==> flow/design.v (excerpt) <==
module alu_top(
    input             clk,
    input      [31:0] a_in,
    input      [31:0] b_in,
    input      [3:0]  aluc_in,
    output reg [31:0] r_out,
    output reg        zero_out,
    output reg        overflow_out
    );
make LEC_CHECK=0 CAP_MARGIN=40 CORE_MARGIN=2 CORE_UTILIZATION=72 CTS_CLUSTER_DIAMETER=62 CTS_CLUSTER_SIZE=20 PLACE_DENSITY_LB_ADDON=0.28 SLEW_MARGIN=40 finish   # period 5.37 ns
run.sh (not shown) runs the stock make flow with config.mk's settings and CLKGATE_MAP_FILE=.
The baseline never finished: it broke off in 5_1_grt.
Next try:
- CTS_CLUSTER_DIAMETER: 62 -> 93
- HOLD_SLACK_MARGIN: unset -> 0.13
- PLACE_DENSITY: unset -> 0.8
- PLACE_DENSITY_LB_ADDON: 0.28 -> unset
- SLEW_MARGIN: 40 -> 20
- clock period: 5.37 -> 5.5 ns (I/O delays scaled with it)
Now the flow ran to the end with violations: negative setup slack.
Synthesized area is unchanged.
Die size is unchanged.
Synthesized cell count stays the same.
Next try:
- CAP_MARGIN: 40 -> 20
- CORE_UTILIZATION: 72 -> 40
- CTS_CLUSTER_DIAMETER: 93 -> unset
- CTS_CLUSTER_SIZE: 20 -> unset
- HOLD_SLACK_MARGIN: 0.13 -> unset
- PLACE_DENSITY: 0.8 -> unset
- clock period: 5.5 -> 6.0 ns (I/O delays scaled with it)
Effect:
- With this change the flow completed with no timing, DRC or antenna violations
- clock-buffer cell count is unchanged
- routed wire length came out lower by a few percent
- critical path depth decreases by 2
- worst hold slack is worse by 0.013 ns
Next try:
- CORE_ASPECT_RATIO: unset -> 0.5
- CORE_MARGIN: 2 -> 8
- CORE_UTILIZATION: 40 -> 58
- TNS_END_PERCENT: unset -> 5
Outcome: The new run produced a clean layout. Global-route usage came out higher by 3.1 points. Setup slack gets worse by 0.16 ns. Core utilization grows by 22 points. Total power is higher slightly. Count of clock-buffer cells in the layout stays the same.
Next try:
- ABC_AREA: unset -> 0
- CORE_MARGIN: 8 -> 9
- CTS_CLUSTER_DIAMETER: unset -> 232
- CTS_CLUSTER_SIZE: unset -> 100
- PLACE_DENSITY: unset -> 0.92
- SETUP_SLACK_MARGIN: unset -> -0.35
Now the flow finished but failed the layout checks on negative setup slack.
Critical path depth goes up by 3.
Setup slack gets worse by 0.23 ns.
Final cell count stays flat.
Power is lower slightly.
Via count grows slightly.
Flip-flop count is unchanged.
Sequential share of layout area rose by 0.13 points.
Clock-buffer cell count is unchanged.
Worst hold slack gets worse by 0.034 ns.
Routed wire length increases slightly.
Clock skew barely changes.

---

Setup of try-indigo:
alu_top again, from the RTL that the note above started with.
Settings: LEC_CHECK=0, ABC_AREA=1, CAP_MARGIN=40, CELL_PAD_IN_SITES_GLOBAL_PLACEMENT=1, CORE_MARGIN=2, CORE_UTILIZATION=40, CTS_CLUSTER_DIAMETER=104, GPL_ROUTABILITY_DRIVEN=1, GPL_TIMING_DRIVEN=0, PLACE_DENSITY_LB_ADDON=0.14, SLEW_MARGIN=35; clock period 6.54 ns.
try-indigo: all stages complete, timing, DRC and antenna checks passed
Edits applied to the flow inputs when going from try-indigo to try-sierra:
Settings: SLEW_MARGIN now 20, was 35; CELL_PAD_IN_SITES_GLOBAL_PLACEMENT no longer set, was 1; CAP_MARGIN now 20, was 40; CORE_UTILIZATION now 64, was 40; PLACE_DENSITY_LB_ADDON no longer set, was 0.14; GPL_ROUTABILITY_DRIVEN no longer set, was 1; CTS_CLUSTER_DIAMETER no longer set, was 104; GPL_TIMING_DRIVEN no longer set, was 0; the clock period (ns, I/O delays scaled along) now 6.85, was 6.54.
### Flow results
On non-clock buffer count: between try-sierra and try-indigo, it ends up higher for try-indigo.
Register-to-register slack was higher in the run labelled try-sierra.
Taking try-indigo as the reference, in try-sierra design area lost about 2%, cell depth of the worst flop-to-flop path shows a reduction of 11%, HPWL after detailed placement saw a decrease, logic area held steady, final cell utilization of the core shows an increase of 27 points.
Compared to try-indigo, the routing of try-sierra uses less wire.
Sort try-sierra and try-indigo by net switching fraction of the power desc -> top: try-sierra
The following lists how try-nickel was set up differently from try-sierra:
Settings: a deleted ABC_AREA that had been 1; an added PLACE_DENSITY of 0.66; a change of CORE_UTILIZATION from 64 to 72; a change of the clock period (ns, I/O delays scaled along) from 6.85 to 5.81.
## What came out
| try-nickel | all stages done | FAIL | setup timing |. In try-nickel, the highest cell delay on the worst timing path came out 110 ps above the value in try-sierra. Power: try-nickel draws more than try-sierra. try-nickel does worse than try-sierra on final worst-path setup slack. The core utilization in try-nickel sits 13 points above the value recorded for try-sierra. The design area in try-nickel was lower than what try-sierra gave. try-nickel reports its biggest combinational cell group after synthesis as AND-OR/OR-AND gates while try-sierra reports simple AND/OR/NAND/NOR gates. Fmax: try-nickel below try-sierra. Cell area after synthesis in try-nickel vs try-sierra: down 11%.

---

alu_top again, from the RTL that the note above started with.
clock: 5.42 ns
lec_check: 0
cap_margin: 40
core_margin: 2
core_utilization: 72
cts_cluster_diameter: 51
cts_cluster_size: 24
place_density: 0.67
slew_margin: 20
The starting point completed, yet does not pass: negative setup slack.
==> next run, changes <==
==> flow/config.mk (replaced) <==
export PLATFORM = sky130hd
export DESIGN_NAME = alu_top
export DESIGN_NICKNAME = alu_top
export VERILOG_FILES = /design/flow/design.v
export SDC_FILE = /design/flow/constraint.sdc
export NUM_CORES = 4
export LEC_CHECK = 0
export CAP_MARGIN = 20
export CORE_MARGIN = 2
export CORE_UTILIZATION = 66
export SLEW_MARGIN = 20
==> flow/constraint.sdc (replaced) <==
create_clock -name core_clock -period 4.88 [get_ports {clk}]
set_input_delay 0.9760 -clock core_clock [delete_from_list [all_inputs] [get_ports {clk}]]
set_output_delay 0.9760 -clock core_clock [all_outputs]
set_load 0.01 [all_outputs]
Result: The changed run finished but fails on negative setup slack; total power came out higher by 22%; wire length came out higher by 21%; worst setup slack got worse by 780 ps; non-clock buffer count is higher by 145; via count climbs by 14%; global-route usage rises by 2.1 points; cell area came out higher by 10%.
==> next run, changes <==
--- a/flow/config.mk
+++ b/flow/config.mk
@@ -8,4 +8,6 @@
 export CAP_MARGIN = 20
 export CORE_MARGIN = 2
-export CORE_UTILIZATION = 66
+export CORE_UTILIZATION = 72
+export CTS_CLUSTER_DIAMETER = 52
+export PLACE_DENSITY = 0.37
 export SLEW_MARGIN = 20
==> flow/constraint.sdc (replaced) <==
create_clock -name core_clock -period 5.34 [get_ports {clk}]
set_input_delay 1.0680 -clock core_clock [delete_from_list [all_inputs] [get_ports {clk}]]
set_output_delay 1.0680 -clock core_clock [all_outputs]
set_load 0.01 [all_outputs]
Outcome: The new run completed, yet does not pass: negative setup slack. Via count is lower by roughly a tenth. Area after synthesis stays the same. Synthesized cell count is unchanged. Total power is lower by about a fifth. Global-route usage is lower by 0.79 points. Count of clock-buffer cells in the layout does not change. Core utilization is lower by 0.15 points. Sequential cell count stays the same. Clock skew stays flat. Cell area is lower by a little under a tenth. Wire length is lower by about a fifth.
==> next run, changes <==
--- a/flow/config.mk
+++ b/flow/config.mk
@@ -10,4 +10,4 @@
 export CORE_UTILIZATION = 72
 export CTS_CLUSTER_DIAMETER = 52
-export PLACE_DENSITY = 0.37
+export PLACE_DENSITY = 0.4
 export SLEW_MARGIN = 20
==> flow/constraint.sdc (replaced) <==
create_clock -name core_clock -period 5.48 [get_ports {clk}]
set_input_delay 1.0960 -clock core_clock [delete_from_list [all_inputs] [get_ports {clk}]]
set_output_delay 1.0960 -clock core_clock [all_outputs]
set_load 0.01 [all_outputs]
- The changed run stopped in global routing
- area after synthesis is unchanged
- die size is unchanged
- synthesized cell count stays the same
==> next run, changes <==
--- a/flow/config.mk
+++ b/flow/config.mk
@@ -8,6 +8,4 @@
 export CAP_MARGIN = 20
 export CORE_MARGIN = 2
-export CORE_UTILIZATION = 72
-export CTS_CLUSTER_DIAMETER = 52
-export PLACE_DENSITY = 0.4
+export CORE_UTILIZATION = 20
 export SLEW_MARGIN = 20
==> flow/constraint.sdc (replaced) <==
create_clock -name core_clock -period 5.73 [get_ports {clk}]
set_input_delay 1.1460 -clock core_clock [delete_from_list [all_inputs] [get_ports {clk}]]
set_output_delay 1.1460 -clock core_clock [all_outputs]
set_load 0.01 [all_outputs]
Outcome: The new run completed with no timing, DRC or antenna violations. Area after synthesis is unchanged. Synthesized cell count stays the same. Die area climbs to 3.5 times its value.

---

The RTL this note starts from:
==> flow/design.v <==
`timescale 1ns / 1ps
module alu_top(
    input             clk,
    input      [31:0] a_in,
    input      [31:0] b_in,
    input      [3:0]  aluc_in,
    output reg [31:0] r_out,
    output reg        zero_out,
    output reg        overflow_out
    );
    reg  [31:0] a_q, b_q;
    reg  [3:0]  aluc_q;
    wire [31:0] r;
    wire        zero, overflow;
    alu u_alu(.a(a_q), .b(b_q), .overflow(overflow), .zero(zero), .r(r), .aluc(aluc_q));
    always @(posedge clk) begin
        a_q          <= a_in;
        b_q          <= b_in;
        aluc_q       <= aluc_in;
        r_out        <= r;
        zero_out     <= zero;
        overflow_out <= overflow;
    end
endmodule

`timescale 1ns / 1ps
module alu(
    input [31:0]a,
    input [31:0]b,
    output overflow,
    output zero,
    output [31:0]r,
    input [3:0] aluc   
    );
    parameter Add    =    3'b000;     
    parameter Addu    =    3'b010;     
    parameter Sub    =     3'b001;     
    parameter Subu    =    3'b011;     
    parameter And    =    3'b100;     
    parameter Or    =    3'b101;     
    parameter Xor    =    3'b110;     
	 parameter Lui1    =    3'b111;     
	 wire signed [31:0] sa=a,sb=b;
	 reg [32:0]result;
always@(*)begin
        case(aluc)
            Addu: begin
                result=a+b;
            end
            Subu: begin
                result=a-b;
            end
            Add: begin
                result=sa+sb;
            end
            Sub: begin
                result=sa-sb;
            end
            And: begin
                result=a&b;
            end
            Or: begin
                result=a|b;
            end
            Xor: begin
                result=a^b;
            end
            Lui1: begin
				result = {b[15:0], 16'b0};
				end
            default:
                result=a+b;
        endcase
    end
    assign r=result[31:0];
    assign zero=(r==32'b0)?1:0;
    assign overflow=result[32];
endmodule
clock: 5.5 ns
lec_check: 0
cap_margin: 40
core_margin: 2
core_utilization: 72
cts_cluster_diameter: 93
cts_cluster_size: 20
place_density: 0.8
slew_margin: 20
The baseline ran to the end with violations: negative setup slack.
Rerun with:
CAP_MARGIN = 20   (was 40)
CTS_CLUSTER_DIAMETER = 52   (was 93)
CTS_CLUSTER_SIZE = not set   (was 20)
PLACE_DENSITY = 0.37   (was 0.8)
clock period = 5.48 ns   (was 5.5 ns; I/O delays follow)
The new run aborted during global routing (5_1_grt), error GRT-0232.
Synthesized cell count is unchanged.
Synthesized area is unchanged.
Die area does not change.
Rerun with:
ABC_AREA = 1   (was not set)
CTS_CLUSTER_DIAMETER = 105   (was 52)
CTS_CLUSTER_SIZE = 72   (was not set)
PLACE_DENSITY = not set   (was 0.37)
clock period = 3.5 ns   (was 5.48 ns; I/O delays follow)
Result: With this change the flow failed in clock tree synthesis (4_1_cts). Synthesized area grows by 12%. Die area grows by 12%. Synthesized cell count grows by 55%.
Power and IR drop assume default switching activity.
